==> v1: inputs <==
==> flow/design.v <==
module FAdd(
    input rst,
    input clk,
    input  [31:0]               a,
    input  [31:0]               b,
    output reg [31:0]           c,
    output reg [2:0]           state
);
    parameter NAN = 32'b01111111100000000000000000000001;  
    parameter ZERO = 32'b0;  
    wire a_s = a[31];
    wire b_s = b[31];
    wire [7:0] a_e = a[30:23];
    wire [7:0] b_e = b[30:23];
    wire [22:0] a_m = a[22:0];
    wire [22:0] b_m = b[22:0];
    wire a_e_max = a_e == 8'b11111111;
    wire b_e_max = b_e == 8'b11111111;
    wire a_e_min = a_e == 8'b0;
    wire b_e_min = b_e == 8'b0;
    wire a_m_min = a_m == 23'b0;
    wire b_m_min = b_m == 23'b0;
    wire a_inf = a_e_max & a_m_min;
    wire b_inf = b_e_max & b_m_min;
    wire a_nan = a_e_max & ~a_m_min;
    wire b_nan = b_e_max & ~b_m_min;
    wire a_zero = a_e_min & a_m_min;
    wire b_zero = b_e_min & b_m_min;
    wire a_denorm = a_e_min & ~a_m_min;
    wire b_denorm = b_e_min & ~b_m_min;
    wire inverse = (a_s ^ b_s) & (a_e == b_e) & (a_m == b_m);
    wire special_case = a_nan | b_nan | a_inf | b_inf | a_zero | b_zero | inverse;
    wire [31:0] special_output = (a_nan | b_nan) ? NAN :
    a_inf ? ((b_inf & (a_s ^ b_s)) ? NAN : a) :
    b_inf ? b :
    a_zero ? ((b_zero & (a_s ^ b_s) ? ZERO : b)) :
    b_zero ? a :
    inverse ? ZERO : 32'hffffffff;
    reg a_sign;
    reg b_sign;
    reg [26:0] a_add;
    reg [26:0] b_add;
    reg [7:0] a_exp;
    reg [7:0] b_exp;
    parameter READ = 3'd0,
    ALIGN = 3'd1,
    ADD = 3'd2,
    NORM = 3'd3,
    DENORM = 3'd4,
    ROUND = 3'd5,
    PACK = 3'd6,
    OUTPUT = 3'd7;
    reg c_sign;
    reg[27:0] c_add;
    reg[7:0] c_exp;
always @(posedge clk) begin
if (!rst) begin
    state <= READ;
end
else begin
case (state)
READ: begin
    a_sign <= a_s;
    b_sign <= b_s;
    a_add <= {~a_denorm, a_m, 3'b0};
    b_add <= {~b_denorm, b_m, 3'b0};
    a_exp <= a_denorm ? 8'b1 : a_e;
    b_exp <= b_denorm ? 8'b1 : b_e;
    c <= special_output;
    state <= special_case ? OUTPUT : ALIGN;
end
ALIGN: begin
    if (a_exp > b_exp) begin
        b_exp <= b_exp + 1;
        b_add <= b_add >> 1;
        b_add[0] <= b_add[0] | b_add[1];  
    end else if (a_exp < b_exp) begin
        a_exp <= a_exp + 1;
        a_add <= a_add >> 1;
        a_add[0] <= a_add[0] | a_add[1];
    end else begin
        state <= ADD;
    end
end
ADD: begin
    c_exp <= a_exp;
    if (a_sign == b_sign) begin
        c_add <= a_add + b_add;
        c_sign <= a_sign;
    end else if (a_add > b_add) begin
        c_add <= a_add - b_add;
        c_sign <= a_sign;
    end else begin
        c_add <= b_add - a_add;
        c_sign <= b_sign;
    end
    state <= NORM;
end
NORM: begin
    if (c_add[27]) begin  
        c_exp <= c_exp + 1;
        c_add <= c_add >> 1;
        c_add[0] <= c_add[0] | c_add[1];
    end else if (~c_add[26] & c_exp != 8'b0) begin  
        c_exp <= c_exp - 1;
        c_add <= c_add << 1;
    end else begin
        state <= DENORM;
    end
end
DENORM: begin
    if (c_exp == 8'b0) begin  
        c_exp <= c_exp + 1;
        c_add <= c_add >> 1;
        c_add[0] <= c_add[0] | c_add[1];
    end
    state <= ROUND;
end
ROUND: begin
    if (c_add[2] & (c_add[1] | c_add[0] | c_add[3])) begin
        c_add <= c_add + 4'b1000;
    end
    state <= PACK;
end
PACK: begin
    c[31] <= c_sign;
    c[22:0] <= c_add[25:3];
    if (c_exp == 8'b11111111) begin  
        c[30:0] <= {8'b11111111, 23'b0};
    end else if (c_add[27]) begin  
        c[30:23] <= c_exp + 1;
    end else if (~c_add[26]) begin  
        c[30:23] <= c_exp - 1;
    end else begin
        c[30:23] <= c_exp;
    end
    state <= OUTPUT;
end
OUTPUT: begin
end
endcase
end
end
endmodule
==> flow/run.sh <==
#!/bin/bash
# the make line also repeats each setting of config.mk as NAME=value (left out here)
make -C /OpenROAD-flow-scripts/flow DESIGN_CONFIG=/design/flow/config.mk WORK_HOME=/design/flow/orfs CLKGATE_MAP_FILE= finish
==> flow/config.mk <==
export PLATFORM = sky130hd
export DESIGN_NAME = FAdd
export DESIGN_NICKNAME = FAdd
export VERILOG_FILES = /design/flow/design.v
export SDC_FILE = /design/flow/constraint.sdc
export NUM_CORES = 4
export LEC_CHECK = 0
export CAP_MARGIN = 20
export CORE_MARGIN = 2
export CORE_UTILIZATION = 66
export CTS_CLUSTER_DIAMETER = 384
export CTS_CLUSTER_SIZE = 100
export SLEW_MARGIN = 20
==> flow/constraint.sdc <==
create_clock -name core_clock -period 7.16 [get_ports {clk}]
set_input_delay 1.4320 -clock core_clock [delete_from_list [all_inputs] [get_ports {clk}]]
set_output_delay 1.4320 -clock core_clock [all_outputs]
set_load 0.01 [all_outputs]
==> inputs of v29, as changes to v1 <==
CORE_UTILIZATION = 40   (was 66)
CTS_CLUSTER_DIAMETER = 400   (was 384)
CTS_CLUSTER_SIZE = 98   (was 100)
HOLD_SLACK_MARGIN = 0.28   (was unset)
==> flow/constraint.sdc (replaced) <==
create_clock -name core_clock -period 10.0 [get_ports {clk}]
set_input_delay 2.0000 -clock core_clock [delete_from_list [all_inputs] [get_ports {clk}]]
set_output_delay 2.0000 -clock core_clock [all_outputs]
set_load 0.01 [all_outputs]
==> impl_metrics.json <==
{
  "floorplan.core_area_sq_um": 32300,
  "clock_power_share_pct": 22.3,
  "worstPathCellList": "clkdlybuf4s50_1, nor4_1, nand4_1, or3_2, a221oi_2, nor2_2, o21ai_0, a22o_1",
  "clkTransAtPathRegs_ps": 80,
  "power_switching_share_pct": 44.3,
  "dr.first_iter.drc_count": 1532,
  "power.density_nw_per_um2": 196,
  "cp-startpoint": "b[17]",
  "switchingPower_uw": 1300,
  "critical_path.max_fanout": 35,
  "p_total_uw": 2920,
  "worstSetupEndpoint": "c[5]$_DFFE_PP_",
  "log.warning_count": 83,
  "run_status": "no timing/DRC/antenna violations",
  "final_util_pct": 46.3
}
That was v29.
==> impl_metrics.json <==
{
  "power_switching_share_pct": 43.3,
  "worstPathCellList": "inv_1, ha_1, nand2_1, or4_1, or4_4, clkinv_2, a31o_1, buf_4, mux2_1, o31ai_1, xnor2_1, o21ai_1",
  "nonClockInverterCount": 99,
  "synth_compound_gate_area_share_pct": 25.0,
  "run_status": "no timing/DRC/antenna violations",
  "log.warning_count": 85,
  "grt_usage_pct": 44.2,
  "floorplan.core_area_sq_um": 19400,
  "clock_power_share_pct": 22.1,
  "switchingPower_uw": 1790,
  "critical_path.max_fanout": 16,
  "post_synth_most_frequent_cells": "170 x sky130_fd_sc_hd__nand2_1, 141 x sky130_fd_sc_hd__edfxtp_1, 131 x sky130_fd_sc_hd__o21ai_0",
  "final.signal_buffer_count": 115,
  "power.density_nw_per_um2": 280,
  "via_count_of_the_first_global_routing_pass": 12122,
  "dp.cells": 1830,
  "leakagePower_uw": 0.00578,
  "p_total_uw": 4130,
  "cp-startpoint": "a_add[10]$_DFFE_PP_",
  "worstSetupEndpoint": "c_add[15]$_DFFE_PP_",
  "dr.first_iter.drc_count": 2322
}
That was v1.


==> inputs of 05-22 <==
RTL: the design.v shown in full above, as it stands there.
==> flow/config.mk <==
export PLATFORM = sky130hd
export DESIGN_NAME = FAdd
export DESIGN_NICKNAME = FAdd
export VERILOG_FILES = /design/flow/design.v
export SDC_FILE = /design/flow/constraint.sdc
export NUM_CORES = 4
export LEC_CHECK = 0
export CAP_MARGIN = 20
export CORE_MARGIN = 2
export CORE_UTILIZATION = 40
export CTS_CLUSTER_DIAMETER = 399
export CTS_CLUSTER_SIZE = 99
export SETUP_SLACK_MARGIN = -0.98
export SLEW_MARGIN = 20
==> flow/constraint.sdc <==
create_clock -name core_clock -period 10.0 [get_ports {clk}]
set_input_delay 2.0000 -clock core_clock [delete_from_list [all_inputs] [get_ports {clk}]]
set_output_delay 2.0000 -clock core_clock [all_outputs]
set_load 0.01 [all_outputs]
run.sh (not shown) runs the stock make flow with config.mk's settings and CLKGATE_MAP_FILE=.
==> inputs of 01-28, as changes to 05-22 <==
- ABC_AREA: default -> 1
- CORE_UTILIZATION: 40 -> 72
- CTS_CLUSTER_DIAMETER: 399 -> 394
- CTS_CLUSTER_SIZE: 99 -> default
- SETUP_SLACK_MARGIN: -0.98 -> 0.12
- TNS_END_PERCENT: default -> 5
==> flow/constraint.sdc (replaced) <==
create_clock -name core_clock -period 2.05 [get_ports {clk}]
set_input_delay 0.4100 -clock core_clock [delete_from_list [all_inputs] [get_ports {clk}]]
set_output_delay 0.4100 -clock core_clock [all_outputs]
set_load 0.01 [all_outputs]
==> job_summary.md <==
## Implementation flow summary

| Metric | Value |
|---|---|
| Area leader share | `0.2710` |
| Outcome | `did not finish` |
| Top post-synthesis cells by count | `nand2_1 (926), inv_1 (423), nor2_1 (155)` |
| Pre-CTS setup slack | `-988.6 ps` |
| Exit stage | `clock tree synthesis (4_1_cts)` |
| Full die area | `0.02289 mm^2` |
| Stop err | `[ERROR DPL-0038] Utilization greater than 100%, impossible to legalize` |
| Fp_density | `0.7386` |
| Adder Area Share | `0.08072` |
the above is filed under 01-28

==> job_summary.md <==
### Yosys + OpenROAD results

| Metric | Value |
|---|---|
| Pre-CTS setup slack | `4176 ps` |
| Fp_density | `0.4038` |
| Full die area | `0.03405 mm^2` |
| CP max stage cell | `or3_2` |
| Outcome | `complete, no violations` |
| Adder Area Share | `0.09674` |
| Top post-synthesis cells by count | `nand2_1 (170), edfxtp_1 (141), o21ai_0 (131)` |
the above is filed under 05-22



==> inputs of v20 <==
// FAdd: RTL as listed in full above, without the edits since
make LEC_CHECK=0 CAP_MARGIN=20 CORE_ASPECT_RATIO=1.03 CORE_MARGIN=3 CORE_UTILIZATION=40 CTS_CLUSTER_DIAMETER=244 GPL_ROUTABILITY_DRIVEN=1 MIN_ROUTING_LAYER=met1 PLACE_DENSITY_LB_ADDON=0.27 SETUP_SLACK_MARGIN=0.19 SLEW_MARGIN=20 finish   # period 3.3 ns
==> v30 (differences from v20) <==
CORE_MARGIN = 2   (was 3)
CORE_UTILIZATION = 58   (was 40)
MAX_ROUTING_LAYER = met4   (was unset)
TNS_END_PERCENT = 5   (was unset)
==> flow/constraint.sdc (replaced) <==
create_clock -name core_clock -period 1.63 [get_ports {clk}]
set_input_delay 0.3260 -clock core_clock [delete_from_list [all_inputs] [get_ports {clk}]]
set_output_delay 0.3260 -clock core_clock [all_outputs]
set_load 0.01 [all_outputs]
==> v3 (differences from v20) <==
CORE_UTILIZATION = 72   (was 40)
CTS_CLUSTER_DIAMETER = 29   (was 244)
PLACE_DENSITY_LB_ADDON = unset   (was 0.27)
SETUP_SLACK_MARGIN = 0.01   (was 0.19)
TNS_END_PERCENT = 100   (was unset)
==> flow/constraint.sdc (replaced) <==
create_clock -name core_clock -period 3.67 [get_ports {clk}]
set_input_delay 0.7340 -clock core_clock [delete_from_list [all_inputs] [get_ports {clk}]]
set_output_delay 0.7340 -clock core_clock [all_outputs]
set_load 0.01 [all_outputs]
==> v21 (differences from v20) <==
CTS_CLUSTER_DIAMETER = 371   (was 244)
CTS_CLUSTER_SIZE = 98   (was unset)
SETUP_SLACK_MARGIN = -0.32   (was 0.19)
==> results <==
|  | v21 | v3 | v30 | v20 |
|---|---|---|---|---|
| Outcome | failed layout checks | failed layout checks | stopped before the end | failed layout checks |
| Stage where the flow stopped | - | - | global routing | - |
| Reasons for failing layout checks | negative setup slack | negative setup slack | - | negative setup slack |
| Fin crit period | 3.50 ns | 3.86 ns | - | 3.40 ns |
| Count of buffer and inverter cells on the critical path | 3 | 1 | - | 2 |
| Routed wire length | 51.7 mm | 49.8 mm | - | 52.9 mm |
| Worst Setup End Kind | flip-flop | flip-flop | - | flip-flop |
| Fill cell instance count of the final layout | 3002 | 883 | - | 2827 |
| Via count | 13700 | 14500 | - | 13900 |
| GPL Wtd Cong | 0.980 | 1.10 | 1.17 | 1.00 |
| CTS tree | built | built | - | built |
| Final setup vio count | 51 | 14 | - | 12 |
| Required time at the endpoint of the critical path | 3.49 ns | 3.89 ns | - | 3.50 ns |
| Total stage count of the critical path | 12 | 10 | - | 13 |
| Number of signal-net buffers in the layout | 435 | 210 | - | 434 |
| Placeable core region | 0.0319 mm² | 0.0176 mm² | 0.0220 mm² | 0.0319 mm² |
| Top fanout value on the critical path | 13 | 9 | - | 12 |
| Clock tree skew after final layout | 0.0120 ns | 0.00910 ns | - | 0.0115 ns |
| Die y size | 189 µm | 143 µm | 156 µm | 189 µm |
| Number of nets with antenna violations after routing | 0 | 0 | - | 0 |
| Biggest area consumer among cell classes | logic gates | logic gates | - | logic gates |
| Register-to-Register Setup Slack | -0.20 ns | -0.19 ns | - | -0.10 ns |
| Slew margin rel. | 28.6% | 36.8% | - | 23.6% |
| Total internal power | 5.89 mW | 4.87 mW | - | 6.73 mW |
| Share of the final layout cell area in multi-input gates | 46.8% | 52.6% | - | 48.4% |
| WHS Endpoint | a_add[1]$_SDFFCE_PN0P_ | c[31]$_DFFE_PP_ | - | c[31]$_DFFE_PP_ |
| Number of DRC markers in iteration 0 | 1537 | 2715 | - | 1463 |
| Cell area after layout | 0.0176 mm² | 0.0157 mm² | - | 0.0186 mm² |
Power and IR drop assume default switching activity.
